// calculator
module calculator (input CLOCK_50,
							input RESET,
							input KEYPRESSED,
							input [3:0] KEYCODE,
							input [3:0] KEY,
							output [0:6] HEX0, HEX1, HEX2, HEX3, HEX4, HEX5, HEX6, HEX7
							);
		wire clockmain = CLOCK_50;
		wire rst = RESET;
		wire [3:0] keycode = KEYCODE;
		wire keystrobe;
		wire load_A, load_B;
		wire bksp_A, bksp_B;
		posedgetrigger keypressedge (.clock(clockmain), .rst(rst), .signal(KEYPRESSED), .strobe(keystrobe));
		wire dig_strobe, reset_strobe, ex_strobe, op_strobe, sub_strobe;
		wire [3:0] dig_code;
		wire [1:0] op_code;
		inputhandler keypad (
			.keystrobe(keystrobe),
			.keycode(keycode),
			.dig_strobe(dig_strobe),
			.reset_strobe(reset_strobe),
			.ex_strobe(ex_strobe),
			.op_strobe(op_strobe),
			.sub_strobe(sub_strobe),
			.dig_code(dig_code),
			.op_code(op_code)
		);
		wire bksp_strobe, MS_strobe, MR_strobe, MC_strobe;
		PBhandler PB (
			.KEY(KEY),
			.clock(clockmain),
			.rst(rst),
			.bksp_strobe(bksp_strobe),
			.MS_strobe(MS_strobe),
			.MR_strobe(MR_strobe),
			.MC_strobe(MC_strobe)
		);
		wire [1:0] display_select;
		wire load_op, reset_state, execute, load_A_mem, load_B_mem, load_mem, clear_mem;
		control FSM (
			.dig_in(dig_strobe),
			.reset_in(reset_strobe),
			.ex_in(ex_strobe),
			.op_in(op_strobe),
			.bksp_in(bksp_strobe),
			.MS_in(MS_strobe),
			.MR_in(MR_strobe),
			.MC_in(MC_strobe),
			.sub_in(sub_strobe),
			.clock(clockmain),
			.rst(rst),
			.bksp_A(bksp_A),
			.bksp_B(bksp_B),
			.load_A(load_A),
			.load_B(load_B),
			.load_mem(load_mem),
			.clear_mem(clear_mem),
			.load_A_mem(load_A_mem),
			.load_B_mem(load_B_mem),
			.load_op(load_op),
			.reset_out(reset_state),
			.execute(execute),  
			.display_select(display_select)
		);
		wire[31:0] reg_A, reg_B;
		wire [31:0] memory_selected, memory_stored;
		bcdreg operand_A (.clock(clockmain), .rst(rst),
							.digit(dig_code),
							.load(load_A),
							.bksp(bksp_A),
							.clear(reset_state),
							.bcdreg(reg_A),
							.mem(memory_stored),
							.load_mem(load_A_mem)
							);
		bcdreg operand_B (.clock(clockmain), .rst(rst),
							.digit(dig_code),
							.load(load_B),
							.bksp(bksp_B),
							.clear(reset_state),
							.bcdreg(reg_B),
							.mem(memory_stored),
							.load_mem(load_B_mem)
							);
  ...
make LEC_CHECK=0 ABC_AREA=1 CAP_MARGIN=20 CELL_PAD_IN_SITES_GLOBAL_PLACEMENT=0 CORE_MARGIN=2 CORE_UTILIZATION=50 MAX_ROUTING_LAYER=met4 MIN_ROUTING_LAYER=met1 SLEW_MARGIN=5 finish   # period 31.8 ns
run.sh (not shown) runs the stock make flow with config.mk's settings and CLKGATE_MAP_FILE=.
The first run finished with timing, DRC and antenna clean.
Rerun with:
--- a/flow/config.mk
+++ b/flow/config.mk
@@ -8,8 +8,6 @@
 export ABC_AREA = 1
 export CAP_MARGIN = 20
-export CELL_PAD_IN_SITES_GLOBAL_PLACEMENT = 0
 export CORE_MARGIN = 2
-export CORE_UTILIZATION = 50
+export CORE_UTILIZATION = 71
 export MAX_ROUTING_LAYER = met4
-export MIN_ROUTING_LAYER = met1
-export SLEW_MARGIN = 5
+export SLEW_MARGIN = 20
==> flow/constraint.sdc (replaced) <==
create_clock -name core_clock -period 24.2 [get_ports {CLOCK_50}]
set_input_delay 4.8400 -clock core_clock [delete_from_list [all_inputs] [get_ports {CLOCK_50}]]
set_output_delay 4.8400 -clock core_clock [all_outputs]
set_load 0.01 [all_outputs]
What happened:
- Now the flow did not get past global routing, error GRT-0232
- area after synthesis is unchanged
- die area shrinks by about 30%
- synthesized cell count stays the same

## north
calculator again, from the RTL that the note above started with.
Settings: LEC_CHECK=0, ABC_AREA=1, CAP_MARGIN=0, CORE_MARGIN=2, CORE_UTILIZATION=72, CTS_CLUSTER_DIAMETER=256, MAX_ROUTING_LAYER=met4, SETUP_SLACK_MARGIN=3.31, SLEW_MARGIN=20; clock period 26.6 ns.
What ended north was a tool error in 5_1_grt; the run never finished.
Inputs modified between north and south:
Settings: removing SETUP_SLACK_MARGIN (formerly 3.31); removing MAX_ROUTING_LAYER (formerly met4); removing CTS_CLUSTER_DIAMETER (formerly 256); changing CORE_UTILIZATION from 72 to 69; changing CAP_MARGIN from 0 to 20; changing the clock period (ns, I/O delays scaled along) from 26.6 to 37.2.
## What came out
Between north and south, the maximum level of the CTS H-tree figures differ only marginally. The TritonCTS buffer count number comes out higher for north vs south. south reached the final stage; the timing, design-rule and antenna checks on its layout passed. Compared with north, in south total setup buffers inserted after CTS has decreased; number of enable-type register cells in the synthesized netlist stayed essentially flat; area of the die went up by 4.3%; area share of fa/ha/maj cells after synthesis roughly the same; floorplan row count rose by 2.1%.
Relative to south, the following input files were edited for east:
Settings: CORE_UTILIZATION changed from 69 to 40; the clock period (ns, I/O delays scaled along) changed from 37.2 to 50.0.
Results
- south has lower die area than east.
- From south to east the numbers moved as follows: total wirelength of the detailed-routed design about even; via count -2612; largest driver fanout on the critical path went up about 50%; final cell count went up; global-route wire length before repair +1.1%.
- On hold slack, south beats east.
- On non-clock buffer count: east sits below south.
- Comparing east and south, worst setup slack is higher on east.
- Compared east vs south, and number of cells on the worst reg-to-reg path is down in east.
- south ended up with fa_1 as its highest-delay cell along the critical path; east ended up with nor4_1.

Starting RTL as in the previous note.
export LEC_CHECK = 0
export ABC_AREA = 1
export CAP_MARGIN = 20
export CORE_MARGIN = 2
export CORE_UTILIZATION = 72
export CTS_CLUSTER_DIAMETER = 180
export CTS_CLUSTER_SIZE = 96
export PLACE_DENSITY = 0.38
export SETUP_SLACK_MARGIN = 5.0
export SLEW_MARGIN = 20
create_clock -name core_clock -period 21.3 [get_ports {CLOCK_50}]
The first run aborted during global routing (5_1_grt) (GRT-0116).
Next try:
==> flow/config.mk (replaced) <==
export PLATFORM = sky130hd
export DESIGN_NAME = calculator
export DESIGN_NICKNAME = calculator
export VERILOG_FILES = /design/flow/design.v
export SDC_FILE = /design/flow/constraint.sdc
export NUM_CORES = 4
export LEC_CHECK = 0
export ABC_AREA = 1
export CAP_MARGIN = 20
export CELL_PAD_IN_SITES_GLOBAL_PLACEMENT = 1
export CORE_MARGIN = 3
export CORE_UTILIZATION = 58
export CTS_CLUSTER_DIAMETER = 253
export PLACE_DENSITY = 0.48
export SETUP_SLACK_MARGIN = -1.56
export SLEW_MARGIN = 0
What happened:
- The new run stopped in global routing (5_1_grt) on ODB-0269
- synthesized cell count stays the same
- synthesized area is unchanged
- die size goes up by 25%
Next try:
==> flow/config.mk (replaced) <==
export PLATFORM = sky130hd
export DESIGN_NAME = calculator
export DESIGN_NICKNAME = calculator
export VERILOG_FILES = /design/flow/design.v
export SDC_FILE = /design/flow/constraint.sdc
export NUM_CORES = 4
export LEC_CHECK = 0
export ABC_AREA = 1
export CAP_MARGIN = 20
export CORE_MARGIN = 2
export CORE_UTILIZATION = 72
export CTS_CLUSTER_DIAMETER = 180
export CTS_CLUSTER_SIZE = 96
export PLACE_DENSITY = 0.42
export SLEW_MARGIN = 20
export TNS_END_PERCENT = 10
After rerunning:
- The changed run aborted during global routing (5_1_grt)
- synthesized area stays the same
- synthesized cell count is unchanged
- die size shrinks by 20%
Next try:
--- a/flow/config.mk
+++ b/flow/config.mk
@@ -10,7 +10,3 @@
 export CORE_MARGIN = 2
-export CORE_UTILIZATION = 72
-export CTS_CLUSTER_DIAMETER = 180
-export CTS_CLUSTER_SIZE = 96
-export PLACE_DENSITY = 0.42
+export CORE_UTILIZATION = 31
 export SLEW_MARGIN = 20
-export TNS_END_PERCENT = 10
==> flow/constraint.sdc (replaced) <==
create_clock -name core_clock -period 38.4 [get_ports {CLOCK_50}]
set_input_delay 7.6800 -clock core_clock [delete_from_list [all_inputs] [get_ports {CLOCK_50}]]
set_output_delay 7.6800 -clock core_clock [all_outputs]
set_load 0.01 [all_outputs]
What happened: The new run completed with no timing, DRC or antenna violations. Die area is higher by 130%. Synthesized cell count does not change. Area after synthesis stays the same.
